the baseline:
==> flow/design.v (excerpt) <==
module alu_top (
    input             clk,
    input      [31:0] A,
    input      [31:0] B,
    input      [3:0]  ALU_Sel,
    output reg [31:0] ALU_Out,
    output reg        Carryout,
    output reg        Overflow
);
reg [31:0] a_q, b_q;
reg [3:0]  sel_q;
wire [31:0] out_d;
wire        carry_d, ovf_d;
ALU u_alu (
    .A(a_q), .B(b_q), .ALU_Sel(sel_q),
    .ALU_Out(out_d), .Carryout(carry_d), .Overflow(ovf_d)
);
always @(posedge clk) begin
    a_q      <= A;
    b_q      <= B;
    sel_q    <= ALU_Sel;
    ALU_Out  <= out_d;
    Carryout <= carry_d;
    Overflow <= ovf_d;
end
endmodule
==> flow/config.mk <==
export PLATFORM = sky130hd
export DESIGN_NAME = alu_top
export DESIGN_NICKNAME = alu_top
export VERILOG_FILES = /design/flow/design.v
export SDC_FILE = /design/flow/constraint.sdc
export NUM_CORES = 4
export LEC_CHECK = 0
export CAP_MARGIN = 10
export CORE_MARGIN = 2
export CORE_UTILIZATION = 72
export CTS_CLUSTER_SIZE = 50
export HOLD_SLACK_MARGIN = -0.08
export PLACE_DENSITY = 0.64
export SETUP_SLACK_MARGIN = 1.99
export SLEW_MARGIN = 20
==> flow/constraint.sdc <==
create_clock -name core_clock -period 6.73 [get_ports {clk}]
set_input_delay 1.3460 -clock core_clock [delete_from_list [all_inputs] [get_ports {clk}]]
set_output_delay 1.3460 -clock core_clock [all_outputs]
set_load 0.01 [all_outputs]
run.sh (not shown) runs the stock make flow with config.mk's settings and CLKGATE_MAP_FILE=.
In the baseline the implementation ran to completion but is not tape-out ready, as the final checks report setup timing.
diff inputs: the baseline => the candidate
- a deleted PLACE_DENSITY that had been 0.64
- a deleted HOLD_SLACK_MARGIN that had been -0.08
- a deleted SETUP_SLACK_MARGIN that had been 1.99
- a change of CORE_UTILIZATION from 72 to 40
- a change of CAP_MARGIN from 10 to 20
- a deleted CTS_CLUSTER_SIZE that had been 50
- a change of the clock period (ns, I/O delays scaled along) from 6.73 to 9.0
==> results <==
- The candidate completed end to end with timing, DRC and antenna clean.
- Compared with the baseline, in the candidate post-route non-filler standard cell count now larger, layout net count now smaller.
- The candidate vs the baseline: overall die width up in the candidate
- From the candidate to the baseline, cell depth of the worst min-delay path did not move at all.
- The candidate supports a lower top clock frequency than the baseline.

* * *

## run 1
alu_top again, from the RTL that the note above started with.
Settings: LEC_CHECK=0, CAP_MARGIN=15, CORE_ASPECT_RATIO=1.03, CORE_MARGIN=10, CORE_UTILIZATION=41, CTS_CLUSTER_DIAMETER=330, CTS_CLUSTER_SIZE=100, GPL_ROUTABILITY_DRIVEN=0, MIN_ROUTING_LAYER=met1, PLACE_DENSITY=0.6, SETUP_SLACK_MARGIN=-0.97, SLEW_MARGIN=20, TNS_END_PERCENT=15; clock period 10.2 ns.
Run 1 finished all stages; the layout is clean.
diff inputs: run 1 => run 2
- a deleted CTS_CLUSTER_SIZE that had been 100
- a change of CORE_UTILIZATION from 41 to 55
- a deleted SETUP_SLACK_MARGIN that had been -0.97
- a change of CORE_MARGIN from 10 to 2
- a deleted CTS_CLUSTER_DIAMETER that had been 330
Run 2 finished every step from synthesis to the final layout, and the layout passed the timing, DRC and antenna checks. Start point of the critical path: b_q[5] -> run 2, b_q[13] -> run 1. Run 2: core utilization 14 points above run 1. Run 2 vs run 1, overall global routing resource usage went up by 11 points. When run 2 is set beside run 1, its maximum frequency turns out to be about 0.9% smaller.
[inputs] run 3 vs run 2
- CAP_MARGIN: 15 -> 0
- HOLD_SLACK_MARGIN: unset -> 0.29
- CTS_CLUSTER_DIAMETER: unset -> 357
- CORE_UTILIZATION: 55 -> 72
- ABC_AREA: unset -> 1
- CTS_CLUSTER_SIZE: unset -> 14
- SETUP_SLACK_MARGIN: unset -> 0.96
- the clock period (ns, I/O delays scaled along): 10.2 -> 3.36
==> comparison <==
- Of run 2 and run 3, just one finished clean: run 2.
- Run 3: all stages done; final checks FAILED (setup timing).
- Between run 2 and run 3, non-clock buffer count is higher for run 3, run 2 comes in under that.
- STATUS number of DRC markers in iteration 0: run 3 loses against run 2
- Cells: run 3 has more instances than run 2
- Against run 2 as the reference, run 3 delivers a lower slew at the pin closest to its max-slew limit.
- Taking run 2 as the reference, in run 3 required arrival time at the worst endpoint fell 6.87 ns, total via count after detailed routing rose 35%, number of failing setup endpoints in the final timing report rose 32.
- Re non-clock inverter total of the final layout: run 2 and run 3 aren't equal, and the higher value belongs to run 3.
- Run 3 — setup slack 4.82 ns lower, run 2 as reference
- The core utilization of the finished layout of run 3 is higher than that of run 2.
> inputs changed (run 3 -> run 4)
- CTS_CLUSTER_SIZE now 100, was 14
- HOLD_SLACK_MARGIN no longer set, was 0.29
- SETUP_SLACK_MARGIN no longer set, was 0.96
- CTS_CLUSTER_DIAMETER now 330, was 357
- CORE_UTILIZATION now 55, was 72
- ABC_AREA no longer set, was 1
- CORE_MARGIN now 10, was 2
- CAP_MARGIN now 15, was 0
- the clock period (ns, I/O delays scaled along) now 10.2, was 3.36
==> results <==
Both conditions hold for run 4: the flow ran to the end and the final layout passed the timing, DRC and antenna checks. Summary of run 4 over run 3: global-route usage went down, final setup violation count decreased by 32 relative to the old numbers, aggregate routed wire length fell 18%, number of buffers outside the clock class in the layout -459. Changes observed in run 4 relative to run 3: number of buffers added for setup after CTS now smaller. Xor and xnor area share after synthesis: run 4 vs run 3 up 1.6 points. Summary of run 4 over run 3: final critical path time including I/O delays and setup shows an increase of 2.11 ns; largest fanout on the critical path moved up. reg -> reg as the classification of the worst-slack hold path was reported by run 4, and in -> reg by run 3.
Changes in run 5 relative to run 4:
- SETUP_SLACK_MARGIN: unset -> 1.31
- CELL_PAD_IN_SITES_DETAIL_PLACEMENT: unset -> 2
- CORE_MARGIN: 10 -> 2
- CORE_UTILIZATION: 55 -> 33
- GPL_TIMING_DRIVEN: unset -> 1
- PLACE_DENSITY: 0.6 -> 0.55
- MAX_ROUTING_LAYER: unset -> met5
- TNS_END_PERCENT: 15 -> 50
- CTS_CLUSTER_SIZE: 100 -> unset
- CTS_CLUSTER_DIAMETER: 330 -> unset
- GPL_ROUTABILITY_DRIVEN: 0 -> 1
- HOLD_SLACK_MARGIN: unset -> 0.01
[summary]
Run 5 vs run 4: maximum cell stage delay along the critical path down in run 5
In the flow results for run 5 and run 4, the transition time of the tightest slew-check pin is smaller on run 5.
Area of all placed cells without fillers, run 5 vs run 4: up by a few percent
Setup slack: run 5 more than run 4
Diff run 4 -> run 5 | critical path depth | increase of 3
Run 5 vs run 4 — number of antenna violations at the first check in global routing dropped 1.
### run 5 -> run 6
- HOLD_SLACK_MARGIN: 0.01 -> unset
- CORE_UTILIZATION: 33 -> 72
- MAX_ROUTING_LAYER: met5 -> unset
- PLACE_DENSITY: 0.55 -> 0.64
- GPL_TIMING_DRIVEN: 1 -> unset
- CELL_PAD_IN_SITES_DETAIL_PLACEMENT: 2 -> unset
- SETUP_SLACK_MARGIN: 1.31 -> unset
- TNS_END_PERCENT: 50 -> 15
- the clock period (ns, I/O delays scaled along): 10.2 -> 6.79
Although run 6 finished all stages, its layout failed final checks on setup timing. Final clock period utilization by the worst path up 24 points in run 6 wrt run 5. In the flow results for run 5 and run 6, the clock period minus final worst setup slack is larger on run 5. Taking run 5 over run 6, the non-clock buffer count ratio works out to 0.28. Run 6 — first-iteration DRC count 1264 higher, run 5 as reference. When run 6 is measured against run 5, its final routed wirelength across all metal layers turns out about 18% lower. Between run 6 and run 5, it is run 6 whose first-pass GRT wire length is lower, by 17%. Summary of the comparison: delay of the slowest critical-path stage is higher in run 6, relative to run 5. Relative to run 5, top achievable clock speed increased by about 17% in run 6.

* * *

alu_top again, from the RTL that the note above started with.
## alu_top
module alu_top (
    input             clk,
    input      [31:0] A,
    input      [31:0] B,
    input      [3:0]  ALU_Sel,
    output reg [31:0] ALU_Out,
    output reg        Carryout,
    output reg        Overflow
);
Settings: LEC_CHECK=0, CAP_MARGIN=20, CORE_MARGIN=2, CORE_UTILIZATION=72, CTS_CLUSTER_DIAMETER=308, CTS_CLUSTER_SIZE=100, SLEW_MARGIN=20, TNS_END_PERCENT=5; clock period 6.12 ns.
The first run finished but failed the layout checks on negative setup slack.
Then changed:
--- a/flow/config.mk
+++ b/flow/config.mk
@@ -10,2 +10 @@
-export CORE_UTILIZATION = 72
-export CTS_CLUSTER_DIAMETER = 308
+export CORE_UTILIZATION = 68
@@ -14 +12,0 @@
-export TNS_END_PERCENT = 5
Outcome: The changed run completed, yet does not pass: negative setup slack. Wire length goes up by 5.6%. Fmax increases by 1.1%. Via count rose by 1.2%. Critical path depth does not change. Setup slack gets better by 0.084 ns. Count of clock-buffer cells in the layout stays the same. Clock skew is higher by 0.012 ns.
Then changed:
--- a/flow/config.mk
+++ b/flow/config.mk
@@ -7,0 +8 @@
+export ABC_AREA = 1
@@ -10 +11,2 @@
-export CORE_UTILIZATION = 68
+export CORE_UTILIZATION = 72
+export CTS_CLUSTER_DIAMETER = 308
@@ -11,0 +14 @@
+export PLACE_DENSITY = 0.38
@@ -12,0 +16 @@
+export TNS_END_PERCENT = 5
==> flow/constraint.sdc (replaced) <==
create_clock -name core_clock -period 4.79 [get_ports {clk}]
set_input_delay 0.9580 -clock core_clock [delete_from_list [all_inputs] [get_ports {clk}]]
set_output_delay 0.9580 -clock core_clock [all_outputs]
set_load 0.01 [all_outputs]
=> With this change the flow aborted during global routing, error GRT-0116; synthesized cell count went up by 35%; die area came out higher by 2.0%; synthesized area rises by 8.0%.
Then changed:
--- a/flow/config.mk
+++ b/flow/config.mk
@@ -8 +7,0 @@
-export ABC_AREA = 1
@@ -12,3 +11 @@
-export CTS_CLUSTER_DIAMETER = 308
-export CTS_CLUSTER_SIZE = 100
-export PLACE_DENSITY = 0.38
+export PLACE_DENSITY = 0.65
@@ -16 +12,0 @@
-export TNS_END_PERCENT = 5
==> flow/constraint.sdc (replaced) <==
create_clock -name core_clock -period 6.23 [get_ports {clk}]
set_input_delay 1.2460 -clock core_clock [delete_from_list [all_inputs] [get_ports {clk}]]
set_output_delay 1.2460 -clock core_clock [all_outputs]
set_load 0.01 [all_outputs]
This time the run finished but fails on negative setup slack.
Synthesized area is lower by a little under a tenth.
Die area fell by a little under a tenth.
Synthesized cell count decreases by a quarter to a third.
